==> job 2890 <==
// breakout
module breakout(
    input  clk,
    input  rst,
    input  rota,
    input  rotb,
    input  de,
    output red,
    output green,
    output blue,
    output hsync,
    output vsync
    );
clock: 9.27 ns
lec_check: 0
abc_area: 0
cap_margin: 20
core_margin: 2
core_utilization: 71
cts_cluster_diameter: 256
cts_cluster_size: 54
gpl_routability_driven: 1
gpl_timing_driven: 1
max_routing_layer: met4
place_density: 0.65
setup_slack_margin: 1.39
slew_margin: 25
run.sh (not shown) runs the stock make flow with config.mk's settings and CLKGATE_MAP_FILE=.
==> job 6452: changes against job 2890 <==
ABC_AREA = 1   (was 0)
CORE_UTILIZATION = 72   (was 71)
CTS_CLUSTER_DIAMETER = 99   (was 256)
CTS_CLUSTER_SIZE = 16   (was 54)
MAX_ROUTING_LAYER = default   (was met4)
PLACE_DENSITY = default   (was 0.65)
PLACE_DENSITY_LB_ADDON = 0.19   (was default)
SETUP_SLACK_MARGIN = 1.98   (was 1.39)
==> flow/constraint.sdc (replaced) <==
create_clock -name core_clock -period 7.37 [get_ports {clk}]
set_input_delay 1.4740 -clock core_clock [delete_from_list [all_inputs] [get_ports {clk}]]
set_output_delay 1.4740 -clock core_clock [all_outputs]
set_load 0.01 [all_outputs]
==> comparison table <==
	job 6452	job 2890
Startpoint of the worst setup timing path	game_inst.a[2]	game_inst.paddlePosition[2]
Via-to-Cell Ratio	5.978	6.609
Detailed-route via count	12.37k	9960
Count of buffers not belonging to the clock network in the layout	19	25
Status	no timing/DRC/antenna violations	no timing/DRC/antenna violations
Number of tap instances	225	188
Routed wl met3	2.925 mm	1.859 mm
Cell with the largest stage delay on the worst path	clkdlybuf4s50_1	nor4b_1
Power in sequential cells	0.00101 W	0.000807 W
Worst path most repeated cell	nand3_1	a21oi_1
Sequential standard cell area	0.003732 sq mm	0.003724 sq mm
Layout Nets	1939	1414
Cell Pwr Density	159.4 mW/mm^2	141.2 mW/mm^2
Multiplexer share	0%	0.5429%
Routed met2 length	15.60 mm	13.27 mm

==> build 94 <==
Starting RTL as in the previous note.
make LEC_CHECK=0 ABC_AREA=1 CAP_MARGIN=20 CORE_MARGIN=2 CORE_UTILIZATION=72 CTS_CLUSTER_DIAMETER=99 GPL_ROUTABILITY_DRIVEN=1 GPL_TIMING_DRIVEN=1 PLACE_DENSITY_LB_ADDON=0.01 SETUP_SLACK_MARGIN=-0.12 SLEW_MARGIN=25 finish   # period 7.37 ns
==> trial 71 (differences from build 94) <==
ABC_AREA = 0   (was 1)
CORE_UTILIZATION = 66   (was 72)
PLACE_DENSITY_LB_ADDON = not set   (was 0.01)
SETUP_SLACK_MARGIN = 1.39   (was -0.12)
==> build 26 (differences from build 94) <==
CORE_UTILIZATION = 70   (was 72)
CTS_CLUSTER_DIAMETER = not set   (was 99)
CTS_CLUSTER_SIZE = 93   (was not set)
GPL_ROUTABILITY_DRIVEN = not set   (was 1)
GPL_TIMING_DRIVEN = not set   (was 1)
PLACE_DENSITY_LB_ADDON = 0.15   (was 0.01)
SETUP_SLACK_MARGIN = 1.95   (was -0.12)
SLEW_MARGIN = 20   (was 25)
==> build 64 (differences from build 94) <==
CORE_UTILIZATION = 70   (was 72)
CTS_CLUSTER_DIAMETER = not set   (was 99)
CTS_CLUSTER_SIZE = 16   (was not set)
GPL_ROUTABILITY_DRIVEN = not set   (was 1)
GPL_TIMING_DRIVEN = not set   (was 1)
PLACE_DENSITY_LB_ADDON = 0.16   (was 0.01)
SETUP_SLACK_MARGIN = 1.95   (was -0.12)
SLEW_MARGIN = 20   (was 25)
==> out/qor.yml <==
fmax_ghz: 0.176
comb_power_uw: 120
reg2reg_depth: 11
netlist_instances: 1324
reg2reg_slack_ps: 3700
worst_pin_slew_ps: 1040
outcome: "no timing/DRC/antenna violations"
inverters: 57
synth.most_common_cell: "dfxtp_1"
Source of the figures above: trial 71

==> out/qor.yml <==
fmax_ghz: 0.181
outcome: "no timing/DRC/antenna violations"
reg2reg_slack_ps: 3430
worst_pin_slew_ps: 858
netlist_instances: 1843
Source of the figures above: build 94

==> out/qor.yml <==
outcome: "no timing/DRC/antenna violations"
comb_power_uw: 150
inverters: 204
fmax_ghz: 0.192
Source of the figures above: build 26

==> out/qor.yml <==
netlist_instances: 1843
inverters: 204
outcome: "no timing/DRC/antenna violations"
reg2reg_slack_ps: 3940
Source of the figures above: build 64


==> inputs of exp/harbor <==
breakout again, from the RTL that the note above started with.
clock: 5.97 ns
lec_check: 0
abc_area: 1
cap_margin: 20
core_margin: 2
core_utilization: 72
cts_cluster_size: 93
setup_slack_margin: 1.79
slew_margin: 20
==> exp/quartz: changes against exp/harbor <==
- CAP_MARGIN: 20 -> 30
- CORE_UTILIZATION: 72 -> 68
- CTS_CLUSTER_SIZE: 93 -> default
- HOLD_SLACK_MARGIN: default -> 0.3
- SETUP_SLACK_MARGIN: 1.79 -> default
==> flow/constraint.sdc (replaced) <==
create_clock -name core_clock -period 21.8 [get_ports {clk}]
set_input_delay 4.3600 -clock core_clock [delete_from_list [all_inputs] [get_ports {clk}]]
set_output_delay 4.3600 -clock core_clock [all_outputs]
set_load 0.01 [all_outputs]
==> summary of the runs <==
Against exp/harbor, the power of exp/quartz is lower by about 70%. Against exp/harbor, the hold slack of exp/quartz is worse by 1.7 ps. In combinational power, exp/harbor is at 3.8 times the value of exp/quartz. In exp/quartz the setup slack is better than in exp/harbor, by 12000 ps. Clock power: exp/quartz is smaller than exp/harbor (about 70%). Cell area: exp/quartz is smaller than exp/harbor (2.5%).
==> figures <==
metric                                                               exp/quartz    exp/harbor
Register-to-Register Setup Slack                                       17990 ps       2530 ps
Total wirelength of the detailed-routed design                         33900 um      35500 um
Vertical extent of the die                                               139 um        136 um
MI comb area                                                       0.00767 mm^2  0.00784 mm^2
Post-layout instance area                                           0.0133 mm^2   0.0136 mm^2
Resized Gates After CTS                                                       0            74
Wire length per cell                                                    16.3 um       17.0 um
Setup Fix Bufs, Post-CTS                                                      0            15
Internal Pwr Total                                                     0.516 mW       1.87 mW
Unrepaired setup endpoints after global routing                           false          true
Fraction of the core area covered by cells at the end of the flow         73.8%         79.4%
Outcome                                        no timing/DRC/antenna violations  no timing/DRC/antenna violations
Clock share of power                                                      45.6%         45.1%
DR vias                                                                   12322         12723
No activity file was given, so power comes from the tool's default toggle rates.
